==> inputs of try-tundra <==
==> flow/design.v <==
`timescale 1ns/1ps
module pic_buffer_v2 #(
    parameter DSIZE = 8,
    parameter IMAGE_WIDTH = 256,
    parameter IMAGE_LENGTH= 256,
    parameter BUFFER_SIZE = IMAGE_WIDTH*2+3
) (
	input               clk, 
    input               rst_n,
    input               frame_start,
    input               shift,
	input  [DSIZE-1:0]  sr_in,
    output rng_flag,
    output              sr_pixel_valid,
    output [DSIZE-1:0]  sr_pixel_0, sr_pixel_1, sr_pixel_2,
    output [DSIZE-1:0]  sr_pixel_3, sr_pixel_4, sr_pixel_5,
    output [DSIZE-1:0]  sr_pixel_6, sr_pixel_7, sr_pixel_8 
);
localparam IMAGE_SIZE           = IMAGE_WIDTH*IMAGE_LENGTH;
localparam ISIZE                = $clog2(IMAGE_SIZE+1);
localparam STARTING_OFFSET      = IMAGE_WIDTH+1;
localparam BUFFER_TOP_OFFSET    = IMAGE_WIDTH+2-1;
localparam BUFFER_BOT_OFFSET    = IMAGE_SIZE-IMAGE_WIDTH-1;
localparam WSIZE                = $clog2(IMAGE_WIDTH+1);
localparam CSIZE                = $clog2(STARTING_OFFSET);
localparam TOP_LIMIT = 2*IMAGE_WIDTH-1;
localparam BOT_LIMIT = IMAGE_SIZE-IMAGE_WIDTH-1;
reg [DSIZE-1:0] sr [BUFFER_SIZE-1:0];
reg 			sr_valid;
reg [ISIZE-1:0] image_counter;
reg [WSIZE-1:0] column_counter;
reg [CSIZE-1:0] offset_counter;
wire bottom_shift;
wire init_tag,t_tag,rm_tag,b_tag,r_tag,cm_tag,l_tag;
reg activate_rng;
assign rng_flag = activate_rng;
always @(posedge clk, negedge rst_n) begin
    if (!rst_n) begin
        activate_rng    <= 1'b0;
    end else begin
        if (offset_counter == IMAGE_WIDTH || offset_counter == IMAGE_WIDTH + 1) begin
            activate_rng <= 1'b1;
        end else if (!shift) begin
            activate_rng <= 1'b0;
        end
    end
end
always @(posedge clk, negedge rst_n) begin
    if (!rst_n) begin
        image_counter   <=  'd0;
        column_counter  <=  'd0;
        offset_counter <='d0;
        sr_valid        <= 1'b0;
    end else if (frame_start) begin
        image_counter       <=  'd0;
        offset_counter      <=  'd0;
        column_counter      <=  'd0;
        sr_valid            <= 1'b0;
    end else if ((shift) && (offset_counter <  STARTING_OFFSET)) begin
        sr_valid            <= 1'b0;
        image_counter       <=  'd0;
        column_counter      <=  'd0;
        if (offset_counter == STARTING_OFFSET-1) begin
            offset_counter  <= STARTING_OFFSET;
        end else begin
            offset_counter  <= offset_counter + 'd1;
        end
    end else if (((shift || bottom_shift) && init_tag) && (image_counter != IMAGE_SIZE)) begin
        sr_valid <= 1'b1;
        image_counter <= image_counter + 1;
        if ( column_counter == IMAGE_WIDTH) begin
            column_counter <= 'd1;
        end else begin
            column_counter <= column_counter+ 1;
        end
    end else if ((image_counter == IMAGE_SIZE)) begin
        sr_valid <= 1'b0;
        image_counter <=  'd0;
    end
end
integer n;
always @ (posedge clk)begin
    for (n = BUFFER_SIZE-1; n>0; n = n-1) begin
        sr[n] <= sr[n-1];
    end
    if (shift == 1'b1) begin
        sr[0] <= sr_in;
    end else begin
        sr[0] <= 'd0;
    end
end
assign sr_pixel_valid = sr_valid;
assign bottom_shift = sr_valid && image_counter >= IMAGE_SIZE - IMAGE_WIDTH - 1 && image_counter  <= IMAGE_SIZE;
assign init_tag = offset_counter == STARTING_OFFSET;
assign l_tag    = sr_valid && column_counter == 'd1;
assign r_tag    = sr_valid && column_counter == IMAGE_WIDTH;
assign t_tag    = sr_valid && image_counter  <= 0+IMAGE_WIDTH;
assign b_tag    = sr_valid && image_counter  >= IMAGE_SIZE - IMAGE_WIDTH + 1 && image_counter  <= IMAGE_SIZE;
assign cm_tag   = sr_valid && !(r_tag || l_tag);
assign rm_tag   = sr_valid && !(t_tag || b_tag);
assign sr_pixel_0 = 
(t_tag)?(   
        (r_tag)?    (sr[IMAGE_WIDTH * 1 + 2]):
        (cm_tag)?   (sr[IMAGE_WIDTH * 1 + 2]):
                    (sr[IMAGE_WIDTH * 1 + 1]) 
):(
(rm_tag)?(
        (r_tag)?    (sr[IMAGE_WIDTH * 2 + 2]):
        (cm_tag)?   (sr[IMAGE_WIDTH * 2 + 2]):
                    (sr[IMAGE_WIDTH * 2 + 1]) 
):(
(b_tag)?(
        (r_tag)?    (sr[IMAGE_WIDTH * 2 + 2]):
        (cm_tag)?   (sr[IMAGE_WIDTH * 2 + 2]):
                    (sr[IMAGE_WIDTH * 2 + 1]) 
):('d0)
));
assign sr_pixel_1 = 
(t_tag)?(   
        (r_tag)?    (sr[IMAGE_WIDTH * 1 + 1]):
        (cm_tag)?   (sr[IMAGE_WIDTH * 1 + 1]):
                    (sr[IMAGE_WIDTH * 1 + 1]) 
):(
(rm_tag)?(
        (r_tag)?    (sr[IMAGE_WIDTH * 2 + 1]):
        (cm_tag)?   (sr[IMAGE_WIDTH * 2 + 1]):
                    (sr[IMAGE_WIDTH * 2 + 1]) 
):(
(b_tag)?(
        (r_tag)?    (sr[IMAGE_WIDTH * 2 + 1]):
        (cm_tag)?   (sr[IMAGE_WIDTH * 2 + 1]):
                    (sr[IMAGE_WIDTH * 2 + 1]) 
):('d0)
));
assign sr_pixel_2 = 
(t_tag)?(   
        (r_tag)?    (sr[IMAGE_WIDTH * 1 + 1]):
        (cm_tag)?   (sr[IMAGE_WIDTH * 1 + 0]):
                    (sr[IMAGE_WIDTH * 1 + 0]) 
):(
(rm_tag)?(
        (r_tag)?    (sr[IMAGE_WIDTH * 2 + 1]):
        (cm_tag)?   (sr[IMAGE_WIDTH * 2 + 0]):
                    (sr[IMAGE_WIDTH * 2 + 0]) 
):(
(b_tag)?(
        (r_tag)?    (sr[IMAGE_WIDTH * 2 + 1]):
        (cm_tag)?   (sr[IMAGE_WIDTH * 2 + 0]):
                    (sr[IMAGE_WIDTH * 2 + 0]) 
):('d0)
));
assign sr_pixel_3 = 
(t_tag)?(   
        (r_tag)?    (sr[IMAGE_WIDTH * 1 + 2]):
        (cm_tag)?   (sr[IMAGE_WIDTH * 1 + 2]):
                    (sr[IMAGE_WIDTH * 1 + 1]) 
):(
(rm_tag)?(
        (r_tag)?    (sr[IMAGE_WIDTH * 1 + 2]):
        (cm_tag)?   (sr[IMAGE_WIDTH * 1 + 2]):
                    (sr[IMAGE_WIDTH * 1 + 1]) 
):(
(b_tag)?(
        (r_tag)?    (sr[IMAGE_WIDTH * 1 + 2]):
        (cm_tag)?   (sr[IMAGE_WIDTH * 1 + 2]):
                    (sr[IMAGE_WIDTH * 1 + 1]) 
):('d0)
));
assign sr_pixel_4 = sr[IMAGE_WIDTH * 1 + 1]; 
assign sr_pixel_5 = 
(t_tag)?(   
        (r_tag)?    (sr[IMAGE_WIDTH * 1 + 1]):
        (cm_tag)?   (sr[IMAGE_WIDTH * 1 + 0]):
                    (sr[IMAGE_WIDTH * 1 + 0]) 
):(
(rm_tag)?(
        (r_tag)?    (sr[IMAGE_WIDTH * 1 + 1]):
        (cm_tag)?   (sr[IMAGE_WIDTH * 1 + 0]):
                    (sr[IMAGE_WIDTH * 1 + 0]) 
):(
(b_tag)?(
        (r_tag)?    (sr[IMAGE_WIDTH * 1 + 1]):
        (cm_tag)?   (sr[IMAGE_WIDTH * 1 + 0]):
                    (sr[IMAGE_WIDTH * 1 + 0]) 
):('d0)
));
assign sr_pixel_6 = 
(t_tag)?(   
        (r_tag)?    (sr[IMAGE_WIDTH * 0 + 2]):
        (cm_tag)?   (sr[IMAGE_WIDTH * 0 + 2]):
                    (sr[IMAGE_WIDTH * 0 + 1]) 
):(
(rm_tag)?(
        (r_tag)?    (sr[IMAGE_WIDTH * 0 + 2]):
        (cm_tag)?   (sr[IMAGE_WIDTH * 0 + 2]):
                    (sr[IMAGE_WIDTH * 0 + 1]) 
):(
(b_tag)?(
        (r_tag)?    (sr[IMAGE_WIDTH * 1 + 2]):
        (cm_tag)?   (sr[IMAGE_WIDTH * 1 + 2]):
                    (sr[IMAGE_WIDTH * 1 + 1]) 
):('d0)
));
assign sr_pixel_7 = 
(t_tag)?(   
        (r_tag)?    (sr[IMAGE_WIDTH * 0 + 1]):
        (cm_tag)?   (sr[IMAGE_WIDTH * 0 + 1]):
                    (sr[IMAGE_WIDTH * 0 + 1]) 
):(
(rm_tag)?(
        (r_tag)?    (sr[IMAGE_WIDTH * 0 + 1]):
        (cm_tag)?   (sr[IMAGE_WIDTH * 0 + 1]):
                    (sr[IMAGE_WIDTH * 0 + 1]) 
):(
(b_tag)?(
        (r_tag)?    (sr[IMAGE_WIDTH * 1 + 1]):
        (cm_tag)?   (sr[IMAGE_WIDTH * 1 + 1]):
                    (sr[IMAGE_WIDTH * 1 + 1]) 
):('d0)
));
assign sr_pixel_8 = 
(t_tag)?(   
        (r_tag)?    (sr[IMAGE_WIDTH * 0 + 1]):
        (cm_tag)?   (sr[IMAGE_WIDTH * 0 + 0]):
                    (sr[IMAGE_WIDTH * 0 + 0]) 
):(
(rm_tag)?(
        (r_tag)?    (sr[IMAGE_WIDTH * 0 + 1]):
        (cm_tag)?   (sr[IMAGE_WIDTH * 0 + 0]):
                    (sr[IMAGE_WIDTH * 0 + 0]) 
):(
(b_tag)?(
        (r_tag)?    (sr[IMAGE_WIDTH * 1 + 1]):
        (cm_tag)?   (sr[IMAGE_WIDTH * 1 + 0]):
                    (sr[IMAGE_WIDTH * 1 + 0]) 
):('d0)
 ));
endmodule
==> flow/run.sh <==
#!/bin/bash
# the make line also repeats each setting of config.mk as NAME=value (left out here)
make -C /OpenROAD-flow-scripts/flow DESIGN_CONFIG=/design/flow/config.mk WORK_HOME=/design/flow/orfs CLKGATE_MAP_FILE= finish
==> flow/config.mk <==
export PLATFORM = sky130hd
export DESIGN_NAME = pic_buffer_v2
export DESIGN_NICKNAME = pic_buffer_v2
export VERILOG_FILES = /design/flow/design.v
export SDC_FILE = /design/flow/constraint.sdc
export NUM_CORES = 4
export LEC_CHECK = 0
export CAP_MARGIN = 20
export CELL_PAD_IN_SITES_DETAIL_PLACEMENT = 2
export CELL_PAD_IN_SITES_GLOBAL_PLACEMENT = 3
export CORE_ASPECT_RATIO = 1.63
export CORE_MARGIN = 2
export CORE_UTILIZATION = 50
export CTS_CLUSTER_DIAMETER = 180
export GPL_ROUTABILITY_DRIVEN = 0
export GPL_TIMING_DRIVEN = 0
export HOLD_SLACK_MARGIN = 0.22
export MAX_ROUTING_LAYER = met5
export PLACE_DENSITY_LB_ADDON = 0.03
export SETUP_SLACK_MARGIN = 0.91
export SLEW_MARGIN = 20
export SYNTH_MEMORY_MAX_BITS = 16384
export TNS_END_PERCENT = 100
==> flow/constraint.sdc <==
create_clock -name core_clock -period 4.6 [get_ports {clk}]
set_input_delay 0.9200 -clock core_clock [delete_from_list [all_inputs] [get_ports {clk}]]
set_output_delay 0.9200 -clock core_clock [all_outputs]
set_load 0.01 [all_outputs]
==> try-zinc: changes against try-tundra <==
- ABC_AREA: default -> 0
- CELL_PAD_IN_SITES_DETAIL_PLACEMENT: 2 -> default
- CELL_PAD_IN_SITES_GLOBAL_PLACEMENT: 3 -> default
- CORE_ASPECT_RATIO: 1.63 -> 0.83
- CORE_UTILIZATION: 50 -> 72
- CTS_CLUSTER_DIAMETER: 180 -> default
- GPL_ROUTABILITY_DRIVEN: 0 -> default
- GPL_TIMING_DRIVEN: 0 -> default
- HOLD_SLACK_MARGIN: 0.22 -> default
- MAX_ROUTING_LAYER: met5 -> default
- PLACE_DENSITY: default -> 0.66
- PLACE_DENSITY_LB_ADDON: 0.03 -> default
- SETUP_SLACK_MARGIN: 0.91 -> 0.78
- TNS_END_PERCENT: 100 -> default
==> flow/constraint.sdc (replaced) <==
create_clock -name core_clock -period 2.7 [get_ports {clk}]
set_input_delay 0.5400 -clock core_clock [delete_from_list [all_inputs] [get_ports {clk}]]
set_output_delay 0.5400 -clock core_clock [all_outputs]
set_load 0.01 [all_outputs]
==> try-nickel: changes against try-tundra <==
- CELL_PAD_IN_SITES_DETAIL_PLACEMENT: 2 -> 1
- CTS_CLUSTER_DIAMETER: 180 -> default
==> deck_impl_summary.md <==
Key Metrics from the Run

Placed design
  • Setup slack at placement: about 0.38 ns
  • Port buffer count: about 84
  • DP Wirelength: between 70 and 80 mm

Outcome
  • Log Error: [ERROR DPL-0033] detailed placement checks failed during check placement.
  • Status: aborted with a tool error
  • Exit stage: clock tree synthesis (4_1_cts)

Floorplan
  • Initial Util: 0.503
# the run above: try-tundra

==> deck_impl_summary.md <==
Flow Results at a Glance

Timing
  • Clock skew: 0.0300 ns
  • Count of final hold-check violations: 0

Pwr
  • Sw Ratio: 0.188

Placed design
  • Setup slack at placement: roughly 0.48 ns
  • Port buffer count: 84

Detailed routing
  • ANT nets after route: 0

Critical path
  • Slowest CP cell: or4_4

Floorplan
  • Initial Util: 0.503

Clock network
  • Reg clk slew, reported paths: roughly 0.070 ns

Outcome
  • Status: timing/DRC/antenna clean

Hold path
  • Worst min path class: reg -> reg

Synth
  • Synth area leader: dfxtp_1

Layout
  • Combinational share of cell area: 0.0316
# the run above: try-nickel

==> deck_impl_summary.md <==
Key Metrics from the Run

Outcome
  • Status: aborted with a tool error
  • Exit stage: clock tree synthesis (4_1_cts)
  • Log Error: [ERROR DPL-0033] detailed placement checks failed during check placement.

Floorplan
  • Die y size: 319 um
  • IO Count: approximately 86

Placed design
  • DP Wirelength: 54.4 mm
  • Setup slack at placement: -0.593 ns
  • Placer Congestion: 0.732
  • Port buffer count: ~85

Synth
  • Synth Instances: about 4.6k
# the run above: try-zinc

Power and IR drop assume default switching activity.
